## main_sync
module main_sync(clk, rst, ld_we, ld_addr, ld_data, start, a_addr, b_addr, c_addr,
		count, ready, done, result, rd_addr, rd_data);
Size: about 4100 cells after synthesis, about 650 flip-flops, roughly 0.051 mm2 of cells after synthesis.
make LEC_CHECK=0 CAP_MARGIN=30 CELL_PAD_IN_SITES_DETAIL_PLACEMENT=1 CELL_PAD_IN_SITES_GLOBAL_PLACEMENT=2 CORE_MARGIN=2 CORE_UTILIZATION=55 CTS_CLUSTER_DIAMETER=223 GPL_ROUTABILITY_DRIVEN=1 GPL_TIMING_DRIVEN=1 HOLD_SLACK_MARGIN=0.15 MIN_ROUTING_LAYER=met2 PLACE_DENSITY=0.41 SLEW_MARGIN=25 finish   # period 5.97 ns
run.sh (not shown) runs the stock make flow with config.mk's settings and CLKGATE_MAP_FILE=.
The baseline never finished: it broke off in global routing (5_1_grt).
Edit:
- CAP_MARGIN: 30 -> 20
- CELL_PAD_IN_SITES_DETAIL_PLACEMENT: 1 -> default
- CELL_PAD_IN_SITES_GLOBAL_PLACEMENT: 2 -> default
- CORE_UTILIZATION: 55 -> 40
- CTS_CLUSTER_DIAMETER: 223 -> default
- GPL_ROUTABILITY_DRIVEN: 1 -> default
- GPL_TIMING_DRIVEN: 1 -> default
- HOLD_SLACK_MARGIN: 0.15 -> default
- MIN_ROUTING_LAYER: met2 -> default
- PLACE_DENSITY: 0.41 -> default
- SLEW_MARGIN: 25 -> 20
- clock period: 5.97 -> 8.56 ns (I/O delays scaled with it)
=> The new run went through all stages and came out clean. Die size grows by well over a third. Synthesized cell count is unchanged. Area after synthesis stays the same.

---

Starting RTL as in the previous note.
export LEC_CHECK = 0
export CAP_MARGIN = 20
export CORE_MARGIN = 2
export CORE_UTILIZATION = 72
export PLACE_DENSITY_LB_ADDON = 0.26
export SLEW_MARGIN = 20
create_clock -name core_clock -period 7.3 [get_ports {clk}]
The first run produced a layout that fails on setup timing.
Rerun with:
Settings changed: CORE_UTILIZATION 72 to 40, GPL_ROUTABILITY_DRIVEN set to 0, HOLD_SLACK_MARGIN set to 0.15, PLACE_DENSITY_LB_ADDON 0.26 to unset.
Clock period 7.3 ns to 5.97 ns, I/O delays scaled along.
The changed run finished but failed the layout checks on setup timing. Routed wire length shrinks by a few percent. Power rises by a quarter to a third. Worst setup slack gets worse by 1300 ps. Count of clock-buffer cells in the layout goes up by 4. Core utilization went down by 34 points. Area after synthesis is unchanged.
Rerun with:
Settings changed: CORE_UTILIZATION 40 to 66, GPL_ROUTABILITY_DRIVEN 0 to unset, HOLD_SLACK_MARGIN 0.15 to unset, SETUP_SLACK_MARGIN set to 1.87.
Clock period 5.97 ns to 7.33 ns, I/O delays scaled along.
The new run completed and failed the layout checks on setup timing.
Synthesized cell count is unchanged.
Total power falls by 22%.
Worst setup slack improved by 1200 ps.
Sequential cell count is unchanged.
Rerun with:
Settings changed: CORE_UTILIZATION 66 to 72, CTS_CLUSTER_SIZE set to 40, PLACE_DENSITY_LB_ADDON set to 0.25, SETUP_SLACK_MARGIN 1.87 to 1.43, TNS_END_PERCENT set to 5.
Clock period 7.33 ns to 4.87 ns, I/O delays scaled along.
Result: The new run reached the layout checks and failed them: setup timing; non-clock buffer count rises by 124; wire length rises by 6.1%; final cell count rises by 0.84%; register-to-register slack loses 2400 ps; sequential power rises by 51%.

---

Starting RTL as in the previous note.
clock: 5.18 ns
lec_check: 0
cap_margin: 20
cell_pad_in_sites_detail_placement: 0
core_margin: 2
core_utilization: 72
cts_cluster_diameter: 294
place_density: 0.67
setup_slack_margin: -0.39
slew_margin: 35
tns_end_percent: 90
The first run finished but failed the layout checks on negative setup slack.
Next try:
- CELL_PAD_IN_SITES_DETAIL_PLACEMENT: 0 -> not set
- CORE_UTILIZATION: 72 -> 27
- CTS_CLUSTER_DIAMETER: 294 -> not set
- PLACE_DENSITY: 0.67 -> not set
- SETUP_SLACK_MARGIN: -0.39 -> not set
- SLEW_MARGIN: 35 -> 20
- TNS_END_PERCENT: 90 -> not set
- clock period: 5.18 -> 12.8 ns (I/O delays scaled with it)
This time the run completed without violations.
Design area drops by 2.7%.
Die size climbs to 2.6 times its value.
Setup slack is better by 6.3 ns.
Clock-buffer cell count climbs by 11.
Fmax drops by 15%.
Power is estimated from default activity; no workload was simulated.
